==> v9: inputs <==
Design PMPD, start of the top module:
module PMPD(
    input wire clk,
    input wire rst_n,
    input wire sclk,
    input wire mosi,
    input wire ss,
    output wire miso,            
    output wire drive
);
    wire [63:0] state_buffer;
    wire pm;
    wire [15:0] rate_inst;
    wire [15:0] rate_avg;
    wire [7:0] bpm_short_avg;
    wire [7:0] bpm_long_avg;
    wire [5:0] rr_short_avg;
    wire [5:0] rr_long_avg;
    wire pedal_flag;
    wire expression_flag;
    wire bpm_flag;
    wire rr_flag;
    spi_8byte spi (
        .clk(clk),
        .rst_n(rst_n),
        .sclk(sclk),
        .mosi(mosi),
        .ss(ss), 
        .miso(miso), 
        .pm(pm),
        .rate_inst(rate_inst),
        .rate_avg(rate_avg),
        .bpm_short_avg(bpm_short_avg),
        .bpm_long_avg(bpm_long_avg),
        .rr_short_avg(rr_short_avg),
        .rr_long_avg(rr_long_avg),
        .pedal_flag(pedal_flag),
        .expression_flag(expression_flag),
        .bpm_flag(bpm_flag),
        .rr_flag(rr_flag),
        .rx_data(state_buffer)
    );
    wire tick_1hz;
    wire tick_10hz;
    multi_clock_divider prescaler(
        .clk(clk),
        .rst_n(rst_n),
        .tick_1hz(tick_1hz),
        .tick_10hz(tick_10hz)
    );
    check_pedal check_pedal(
        .clk(clk),
        .rst_n(rst_n),
        .tick_10hz(tick_10hz),
        .pedal_buffer(state_buffer[31:24]),
  ...
make LEC_CHECK=0 ABC_AREA=0 CAP_MARGIN=20 CELL_PAD_IN_SITES_DETAIL_PLACEMENT=2 CORE_MARGIN=2 CORE_UTILIZATION=50 GPL_ROUTABILITY_DRIVEN=0 MIN_ROUTING_LAYER=met1 PLACE_DENSITY=0.91 SETUP_SLACK_MARGIN=2.15 SLEW_MARGIN=20 TNS_END_PERCENT=10 finish   # period 11.0 ns
run.sh (not shown) runs the stock make flow with config.mk's settings and CLKGATE_MAP_FILE=.
==> inputs of v25, as changes to v9 <==
ABC_AREA = 1   (was 0)
CELL_PAD_IN_SITES_DETAIL_PLACEMENT = unset   (was 2)
CORE_UTILIZATION = 72   (was 50)
CTS_CLUSTER_SIZE = 47   (was unset)
GPL_ROUTABILITY_DRIVEN = 1   (was 0)
MIN_ROUTING_LAYER = unset   (was met1)
PLACE_DENSITY = unset   (was 0.91)
PLACE_DENSITY_LB_ADDON = 0.2   (was unset)
SETUP_SLACK_MARGIN = 0.12   (was 2.15)
TNS_END_PERCENT = unset   (was 10)
==> flow/constraint.sdc (replaced) <==
create_clock -name core_clock -period 5.33 [get_ports {clk}]
set_input_delay 1.0660 -clock core_clock [delete_from_list [all_inputs] [get_ports {clk}]]
set_output_delay 1.0660 -clock core_clock [all_outputs]
set_load 0.01 [all_outputs]
==> inputs of v4, as changes to v9 <==
CORE_ASPECT_RATIO = 0.69   (was unset)
CORE_MARGIN = 6   (was 2)
CORE_UTILIZATION = 22   (was 50)
CTS_CLUSTER_DIAMETER = 24   (was unset)
CTS_CLUSTER_SIZE = 47   (was unset)
HOLD_SLACK_MARGIN = -0.08   (was unset)
MAX_ROUTING_LAYER = met4   (was unset)
MIN_ROUTING_LAYER = unset   (was met1)
PLACE_DENSITY = unset   (was 0.91)
SETUP_SLACK_MARGIN = 0.12   (was 2.15)
SLEW_MARGIN = 25   (was 20)
TNS_END_PERCENT = unset   (was 10)
==> flow/constraint.sdc (replaced) <==
create_clock -name core_clock -period 8.41 [get_ports {clk}]
set_input_delay 1.6820 -clock core_clock [delete_from_list [all_inputs] [get_ports {clk}]]
set_output_delay 1.6820 -clock core_clock [all_outputs]
set_load 0.01 [all_outputs]
==> notes <==
- v9 died in global routing (5_1_grt). v4 completed without violations. v25 reached the layout checks and failed them: negative setup slack.
- Against v4, the design area of v25 is smaller by 7.3%.
- Sequential cell count is the same in v25 and v4.
- Synthesized cell count is the same in v9 and v4.
- Fmax: v25 is higher than v4 (about 20%).
- Die area, lowest first: v25, v9, v4.
- Against v4, the utilization of v25 is higher by 55 points.
- Of v4 and v25, v25 has the higher critical path depth (gap 4).
==> figures <==
| metric | v25 | v4 | v9 |
|---|---|---|---|
| Post-route design area | 94,630 µm² | 102,100 µm² | - |
| Dominant cell by count in the synthesized netlist | sky130_fd_sc_hd__nand2_1 | sky130_fd_sc_hd__dfrtp_1 | sky130_fd_sc_hd__dfrtp_1 |
| Maximum count of clock buffers along a single path | 3 | 4 | 3 |
| Flop pwr share | 0.508 | 0.364 | - |
| Placeable core area | 114,000 µm² | 369,900 µm² | 163,000 µm² |
| Buffers outside the clock class | 421 | 59 | - |
| Pleak | 46.16 nW | 49.91 nW | - |
| Post-synthesis xor/xnor area fraction | 0.01760 | 0.02016 | 0.02016 |
| Status | complete, but fails checks | timing/DRC/antenna clean | stopped before the end |
| Last stage reached | - | - | global routing (5_1_grt) |
| Violated checks | negative setup slack | - | - |
| Footprint of the flip-flops and latches | 48,270 µm² | 48,270 µm² | - |
| Comb power frac | 0.019 | 0.012 | - |
| Vias per inst | 5.602 | 4.149 | - |
| Multi-input logic cell count | 5,351 | 3,356 | - |
| Mean Syn Cell Area | 9.141 µm² | 13.95 µm² | 13.95 µm² |
| Tally of OpenROAD warnings | 80 | 69 | - |


==> inputs of v19 <==
Starting RTL as in the previous note.
export LEC_CHECK = 0
export CAP_MARGIN = 20
export CORE_MARGIN = 2
export CORE_UTILIZATION = 71
export CTS_CLUSTER_DIAMETER = 218
export CTS_CLUSTER_SIZE = 31
export HOLD_SLACK_MARGIN = -0.09
export PLACE_DENSITY = 0.63
export SLEW_MARGIN = 20
export TNS_END_PERCENT = 75
create_clock -name core_clock -period 8.19 [get_ports {clk}]
==> v34: changes against v19 <==
==> flow/config.mk (replaced) <==
export PLATFORM = sky130hd
export DESIGN_NAME = PMPD
export DESIGN_NICKNAME = PMPD
export VERILOG_FILES = /design/flow/design.v
export SDC_FILE = /design/flow/constraint.sdc
export NUM_CORES = 4
export LEC_CHECK = 0
export CAP_MARGIN = 20
export CORE_MARGIN = 2
export CORE_UTILIZATION = 72
export CTS_CLUSTER_SIZE = 47
export GPL_ROUTABILITY_DRIVEN = 1
export PLACE_DENSITY = 0.35
export SETUP_SLACK_MARGIN = -0.53
export SLEW_MARGIN = 20
==> flow/constraint.sdc (replaced) <==
create_clock -name core_clock -period 5.33 [get_ports {clk}]
set_input_delay 1.0660 -clock core_clock [delete_from_list [all_inputs] [get_ports {clk}]]
set_output_delay 1.0660 -clock core_clock [all_outputs]
set_load 0.01 [all_outputs]
==> v13: changes against v19 <==
==> flow/config.mk (replaced) <==
export PLATFORM = sky130hd
export DESIGN_NAME = PMPD
export DESIGN_NICKNAME = PMPD
export VERILOG_FILES = /design/flow/design.v
export SDC_FILE = /design/flow/constraint.sdc
export NUM_CORES = 4
export LEC_CHECK = 0
export CAP_MARGIN = 20
export CORE_MARGIN = 2
export CORE_UTILIZATION = 72
export CTS_CLUSTER_DIAMETER = 29
export CTS_CLUSTER_SIZE = 47
export GPL_ROUTABILITY_DRIVEN = 1
export PLACE_DENSITY = 0.36
export SETUP_SLACK_MARGIN = 1.56
export SLEW_MARGIN = 20
==> flow/constraint.sdc (replaced) <==
create_clock -name core_clock -period 5.33 [get_ports {clk}]
set_input_delay 1.0660 -clock core_clock [delete_from_list [all_inputs] [get_ports {clk}]]
set_output_delay 1.0660 -clock core_clock [all_outputs]
set_load 0.01 [all_outputs]
==> flow_summary.html <==
<h2>Implementation results</h2>
<table>
<tr><th>Metric</th><th>Value</th></tr>
<tr><th colspan="2">STA</th></tr>
<tr><td>Worst Max-Slew Pin Slew</td><td>1.09 ns</td></tr>
<tr><td>Setup TNS after final layout</td><td>0 ns</td></tr>
<tr><td>Post-layout period usage of the worst path</td><td>between 90 and 100%</td></tr>
<tr><td>Final critical path time including I/O delays and setup</td><td>about 7.4 ns</td></tr>
<tr><th colspan="2">Clock tree</th></tr>
<tr><td>Post CTS Setup Buffer Count</td><td>0</td></tr>
<tr><td>Clock Pin Slew Worst Setup and Hold Paths</td><td>0.12 ns</td></tr>
<tr><th colspan="2">Die</th></tr>
<tr><td>Floorplan utilization</td><td>between 70% and 80%</td></tr>
<tr><th colspan="2">Finish</th></tr>
<tr><td>Relative area of non-clock buffer cells in the final design</td><td>0.804%</td></tr>
<tr><td>Combinational gate area</td><td>approximately 32,000 um^2</td></tr>
<tr><td>Fill cell instance count of the final layout</td><td>7,393</td></tr>
<tr><th colspan="2">Run status</th></tr>
<tr><td>Run status</td><td>finished clean</td></tr>
<tr><th colspan="2">Hold path</th></tr>
<tr><td>Classification of the worst-slack hold path</td><td>reg2reg</td></tr>
<tr><th colspan="2">Global route</th></tr>
<tr><td>Met3 Usage GRT</td><td>roughly 1.9%</td></tr>
<tr><td>Fraction of met2 tracks used by global routing</td><td>34.5%</td></tr>
<tr><th colspan="2">Place</th></tr>
<tr><td>Worst setup timing slack at the placement stage</td><td>0.726 ns</td></tr>
</table>
Source of the figures above: v19

==> flow_summary.html <==
<h2>Implementation results</h2>
<table>
<tr><th>Metric</th><th>Value</th></tr>
<tr><th colspan="2">Global route</th></tr>
<tr><td>Fraction of met2 tracks used by global routing</td><td>40.4%</td></tr>
<tr><th colspan="2">Run status</th></tr>
<tr><td>Failing layout criteria</td><td>setup timing</td></tr>
<tr><td>Run status</td><td>finished with violations</td></tr>
<tr><th colspan="2">STA</th></tr>
<tr><td>Number of endpoints failing setup at the final stage</td><td>11</td></tr>
<tr><td>Setup WS post-layout</td><td>-1.11 ns</td></tr>
<tr><th colspan="2">Clock tree</th></tr>
<tr><td>Post CTS Setup Buffer Count</td><td>14</td></tr>
<tr><th colspan="2">Finish</th></tr>
<tr><td>Fill cell instance count of the final layout</td><td>5,905</td></tr>
</table>
Source of the figures above: v34

==> flow_summary.html <==
<h2>Implementation results</h2>
<table>
<tr><th>Metric</th><th>Value</th></tr>
<tr><th colspan="2">Global route</th></tr>
<tr><td>Fraction of met2 tracks used by global routing</td><td>51.9%</td></tr>
<tr><th colspan="2">Run status</th></tr>
<tr><td>Failing layout criteria</td><td>setup timing</td></tr>
<tr><td>Run status</td><td>finished with violations</td></tr>
<tr><th colspan="2">Finish</th></tr>
<tr><td>Fill cell instance count of the final layout</td><td>4,331</td></tr>
<tr><th colspan="2">STA</th></tr>
<tr><td>Setup WS post-layout</td><td>-1.10 ns</td></tr>
<tr><td>Setup TNS after final layout</td><td>-5.44 ns</td></tr>
<tr><td>Number of endpoints failing setup at the final stage</td><td>11</td></tr>
<tr><td>Worst Max-Slew Pin Slew</td><td>1.07 ns</td></tr>
</table>
Source of the figures above: v13

Power and IR drop assume default switching activity.
